==> inputs of v10 <==
Design bellmanford, start of the top module:
module bellmanford (reset, clock, GMAR1, GMDR1, GMAR2, GMDR2, IMAR, IMDR, WMAR1, WMAR2, WMDR1, WMDR2, WMWDR, WMWAR, WMWE, OMAR, OMDR, OMWAR, OMWDR, OMWE, NegCycle, Finish);
clock: 4.27 ns
lec_check: 0
cap_margin: 20
core_margin: 2
core_utilization: 40
slew_margin: 20
run.sh (not shown) runs the stock make flow with config.mk's settings and CLKGATE_MAP_FILE=.
==> v34 (differences from v10) <==
--- a/flow/config.mk
+++ b/flow/config.mk
@@ -8,4 +8,5 @@
 export CAP_MARGIN = 20
 export CORE_MARGIN = 2
 export CORE_UTILIZATION = 40
+export SETUP_SLACK_MARGIN = 0.65
 export SLEW_MARGIN = 20
==> flow/constraint.sdc (replaced) <==
create_clock -name core_clock -period 2.37 [get_ports {clock}]
set_input_delay 0.4740 -clock core_clock [delete_from_list [all_inputs] [get_ports {clock}]]
set_output_delay 0.4740 -clock core_clock [all_outputs]
set_load 0.01 [all_outputs]
==> v21 (differences from v10) <==
--- a/flow/config.mk
+++ b/flow/config.mk
@@ -7,5 +7,6 @@
 export LEC_CHECK = 0
 export CAP_MARGIN = 20
 export CORE_MARGIN = 2
-export CORE_UTILIZATION = 40
+export CORE_UTILIZATION = 68
+export SETUP_SLACK_MARGIN = -0.22
 export SLEW_MARGIN = 20
==> flow/constraint.sdc (replaced) <==
create_clock -name core_clock -period 2.52 [get_ports {clock}]
set_input_delay 0.5040 -clock core_clock [delete_from_list [all_inputs] [get_ports {clock}]]
set_output_delay 0.5040 -clock core_clock [all_outputs]
set_load 0.01 [all_outputs]
==> qor summary <==
| quantity | v34 | v21 | v10 |
|---|---|---|---|
| Number of global-route vias before repair | 20600 | - | 18700 |
| Seq area share | 0.376 | - | 0.432 |
| Number of gates resized after cts | 485 | - | 0 |
| Combinational group power | 0.00151 W | - | 0.000651 W |
| Result of the run | failed layout checks | did not finish | finished clean |
| Stage where the flow stopped | - | 3_2_place_iop | - |
| Layout check failures | negative setup slack | - | - |
| Share of power burned in the clock network | 0.446 | - | 0.450 |
| Maximum number of pins on one net before global-route repair | 65 | - | 135 |
| Tightest slew margin relative to the limit | 0.351 | - | 0.270 |
| Worst R2R Start | Sub[5]$_SDFFCE_PN0P_ | - | Sub[5]$_SDFFCE_PN0P_ |
| CTS H-tree lvls | 2 | - | 2 |
| Avg Vias per Cell | 5.47 | - | 5.47 |
| Maximum fanout encountered on the critical timing path | 5 | - | 7 |
| Met1 wire length | 35300 um | - | 33900 um |
| Number of antenna violations at the first check in global routing | 2 | - | 1 |
| Tapcell Cnt | 837 | - | 837 |
| PD cells | 605 mW/mm^2 | - | 384 mW/mm^2 |
| CP Data Required Time | 2.76 ns | - | 4.63 ns |
| Core region area | 0.0617 mm^2 | 0.0364 mm^2 | 0.0617 mm^2 |
| Num CTS Buffers | 59 | - | 60 |

---

==> yarrow <==
bellmanford again, from the RTL that the note above started with.
// bellmanford
module bellmanford (reset, clock, GMAR1, GMDR1, GMAR2, GMDR2, IMAR, IMDR, WMAR1, WMAR2, WMDR1, WMDR2, WMWDR, WMWAR, WMWE, OMAR, OMDR, OMWAR, OMWDR, OMWE, NegCycle, Finish);
clock: 3.46 ns
lec_check: 0
cap_margin: 20
core_margin: 2
core_utilization: 59
setup_slack_margin: 0.87
slew_margin: 20
==> inputs of harbor, as changes to yarrow <==
CORE_UTILIZATION = 40   (was 59)
SETUP_SLACK_MARGIN = unset   (was 0.87)
==> flow/constraint.sdc (replaced) <==
create_clock -name core_clock -period 2.37 [get_ports {clock}]
set_input_delay 0.4740 -clock core_clock [delete_from_list [all_inputs] [get_ports {clock}]]
set_output_delay 0.4740 -clock core_clock [all_outputs]
set_load 0.01 [all_outputs]
==> inputs of quartz, as changes to yarrow <==
CORE_MARGIN = 8   (was 2)
CORE_UTILIZATION = 40   (was 59)
GPL_ROUTABILITY_DRIVEN = 0   (was unset)
SETUP_SLACK_MARGIN = unset   (was 0.87)
TNS_END_PERCENT = 85   (was unset)
==> flow/constraint.sdc (replaced) <==
create_clock -name core_clock -period 5.0 [get_ports {clock}]
set_input_delay 1.0000 -clock core_clock [delete_from_list [all_inputs] [get_ports {clock}]]
set_output_delay 1.0000 -clock core_clock [all_outputs]
set_load 0.01 [all_outputs]
==> results <==
|  | yarrow | quartz | harbor |
|---|---|---|---|
| Outcome | stopped before the end | timing/DRC/antenna clean | complete, but fails checks |
| Failing step | I/O pin placement | - | - |
| Violated checks | - | - | negative setup slack |
| Relative area of clock buffers and inverters in the final design | - | 7.32% | 6.02% |
| Setup TNS | - | 0 ns | -12.41 ns |
| Achievable frequency | - | 251 MHz | 324 MHz |
| Wire per inst | - | 22.9 um | 22.8 um |
| Top cell category | - | flip-flops and latches | flip-flops and latches |
| Switching part of the total power | - | 22.3% | 22.7% |
| Flop+latch power | - | 5000 uW | 10600 uW |
| Share of power burned in registers | - | 47.7% | 48.7% |
| Wire length of the first global-routing pass | - | 120 mm | 125 mm |
| Transition at the pin with the smallest max-transition slack | - | 1.05 ns | 0.799 ns |
| Total number of H-tree levels | - | 2 | 2 |
| M1 GR Usage | - | 26.9% | 33.3% |
| Combinational share of power | - | 5.3% | 6.6% |
| Combined area of the multi-input logic cells | - | 0.0103 mm^2 | 0.0114 mm^2 |
| Group drawing the most power | - | registers | registers |
| Highest-delay cell along the critical path | - | sky130_fd_sc_hd__nor3b_1 | sky130_fd_sc_hd__or4_4 |
| ANT cells | - | 0 | 1 |

---

==> trial 45: inputs <==
Starting RTL as in the previous note.
Settings: LEC_CHECK=0, CAP_MARGIN=20, CORE_MARGIN=2, CORE_UTILIZATION=70, CTS_CLUSTER_DIAMETER=209, CTS_CLUSTER_SIZE=31, SETUP_SLACK_MARGIN=-0.25, SLEW_MARGIN=20; clock period 3.75 ns.
==> trial 6 (differences from trial 45) <==
--- a/flow/config.mk
+++ b/flow/config.mk
@@ -7,8 +7,7 @@
 export LEC_CHECK = 0
 export CAP_MARGIN = 20
 export CORE_MARGIN = 2
-export CORE_UTILIZATION = 70
-export CTS_CLUSTER_DIAMETER = 209
-export CTS_CLUSTER_SIZE = 31
-export SETUP_SLACK_MARGIN = -0.25
+export CORE_UTILIZATION = 57
+export CTS_CLUSTER_DIAMETER = 363
+export SETUP_SLACK_MARGIN = 1.01
 export SLEW_MARGIN = 20
==> flow/constraint.sdc (replaced) <==
create_clock -name core_clock -period 5.0 [get_ports {clock}]
set_input_delay 1.0000 -clock core_clock [delete_from_list [all_inputs] [get_ports {clock}]]
set_output_delay 1.0000 -clock core_clock [all_outputs]
set_load 0.01 [all_outputs]
==> trial 17 (differences from trial 45) <==
--- a/flow/config.mk
+++ b/flow/config.mk
@@ -7,8 +7,5 @@
 export LEC_CHECK = 0
 export CAP_MARGIN = 20
 export CORE_MARGIN = 2
-export CORE_UTILIZATION = 70
-export CTS_CLUSTER_DIAMETER = 209
-export CTS_CLUSTER_SIZE = 31
-export SETUP_SLACK_MARGIN = -0.25
+export CORE_UTILIZATION = 44
 export SLEW_MARGIN = 20
==> flow/constraint.sdc (replaced) <==
create_clock -name core_clock -period 2.52 [get_ports {clock}]
set_input_delay 0.5040 -clock core_clock [delete_from_list [all_inputs] [get_ports {clock}]]
set_output_delay 0.5040 -clock core_clock [all_outputs]
set_load 0.01 [all_outputs]
==> results <==
Largest area contributor in the netlist: trial 6 dfxtp_1; trial 17 dfxtp_1; trial 45 dfxtp_1
Yosys stat area: trial 6 0.0250 sq mm; trial 17 0.0250 sq mm; trial 45 0.0250 sq mm
Count of flip-flops with a built-in enable after synthesis: trial 6 204; trial 17 204; trial 45 204
Share of the synthesized netlist area taken by xor and xnor gates: trial 6 3.86%; trial 17 3.86%; trial 45 3.86%
Area of the chip: trial 6 0.0455 sq mm; trial 17 0.0587 sq mm; trial 45 0.0372 sq mm
Init Core Util: trial 6 57.9%; trial 17 44.4%; trial 45 70.6%
Flops out of synthesis: trial 6 564; trial 17 564; trial 45 564
Area fraction in compound gates after synthesis: trial 6 15.4%; trial 17 15.4%; trial 45 15.4%
Yosys top cell by instances: trial 6 dfxtp_1; trial 17 dfxtp_1; trial 45 dfxtp_1
Die X-Extent: trial 6 213 microns; trial 17 242 microns; trial 45 193 microns
Die extent in y: trial 6 213 microns; trial 17 242 microns; trial 45 193 microns
Synthesized area divided by synthesized cell count: trial 6 10.6 sq um; trial 17 10.6 sq um; trial 45 10.6 sq um
Run status: trial 6 did not finish; trial 17 failed layout checks; trial 45 did not finish
Stage where the flow stopped: trial 6 I/O pin placement (3_2_place_iop); trial 17 -; trial 45 I/O pin placement (3_2_place_iop)
Layout check failures: trial 6 -; trial 17 negative setup slack; trial 45 -
Area fraction in mux cells: trial 6 5.84%; trial 17 5.84%; trial 45 5.84%
Site row count: trial 6 76; trial 17 87; trial 45 69
Post-synthesis sequential area ratio: trial 6 53.4%; trial 17 53.4%; trial 45 53.4%
Share of Yosys cell area claimed by the top area cell type: trial 6 28.8%; trial 17 28.8%; trial 45 28.8%
Core Region: trial 6 0.0432 sq mm; trial 17 0.0563 sq mm; trial 45 0.0354 sq mm
Ys flop type: trial 6 dfxtp_1; trial 17 dfxtp_1; trial 45 dfxtp_1
Synth unique cells: trial 6 81; trial 17 81; trial 45 81
Synthesized instance count: trial 6 2,357; trial 17 2,357; trial 45 2,357
Post-synthesis share of cell area spent on and, or, nand and nor gates: trial 6 11.6%; trial 17 11.6%; trial 45 11.6%
# Cells Yosys: trial 6 2,357; trial 17 2,357; trial 45 2,357

---

==> wip/garnet <==
bellmanford again, from the RTL that the note above started with.
==> flow/config.mk <==
export PLATFORM = sky130hd
export DESIGN_NAME = bellmanford
export DESIGN_NICKNAME = bellmanford
export VERILOG_FILES = /design/flow/design.v
export SDC_FILE = /design/flow/constraint.sdc
export NUM_CORES = 4
export LEC_CHECK = 0
export CAP_MARGIN = 20
export CORE_MARGIN = 2
export CORE_UTILIZATION = 56
export SETUP_SLACK_MARGIN = -0.22
export SLEW_MARGIN = 20
==> flow/constraint.sdc <==
create_clock -name core_clock -period 2.37 [get_ports {clock}]
set_input_delay 0.4740 -clock core_clock [delete_from_list [all_inputs] [get_ports {clock}]]
set_output_delay 0.4740 -clock core_clock [all_outputs]
set_load 0.01 [all_outputs]
==> wip/umber: changes against wip/garnet <==
Settings changed: CORE_UTILIZATION 56 to 35, SETUP_SLACK_MARGIN -0.22 to unset.
==> flow/constraint.sdc (replaced) <==
create_clock -name core_clock -period 4.27 [get_ports {clock}]
set_input_delay 0.8540 -clock core_clock [delete_from_list [all_inputs] [get_ports {clock}]]
set_output_delay 0.8540 -clock core_clock [all_outputs]
set_load 0.01 [all_outputs]
==> notes <==
wip/umber completed with no timing, DRC or antenna violations. wip/garnet died in I/O pin placement (3_2_place_iop) on PPL-0024.
In area after synthesis, wip/umber and wip/garnet do not differ.
In synthesized cell count, wip/umber and wip/garnet do not differ.
In wip/umber the die area is higher than in wip/garnet, by 59%.
Power is estimated from default activity; no workload was simulated.
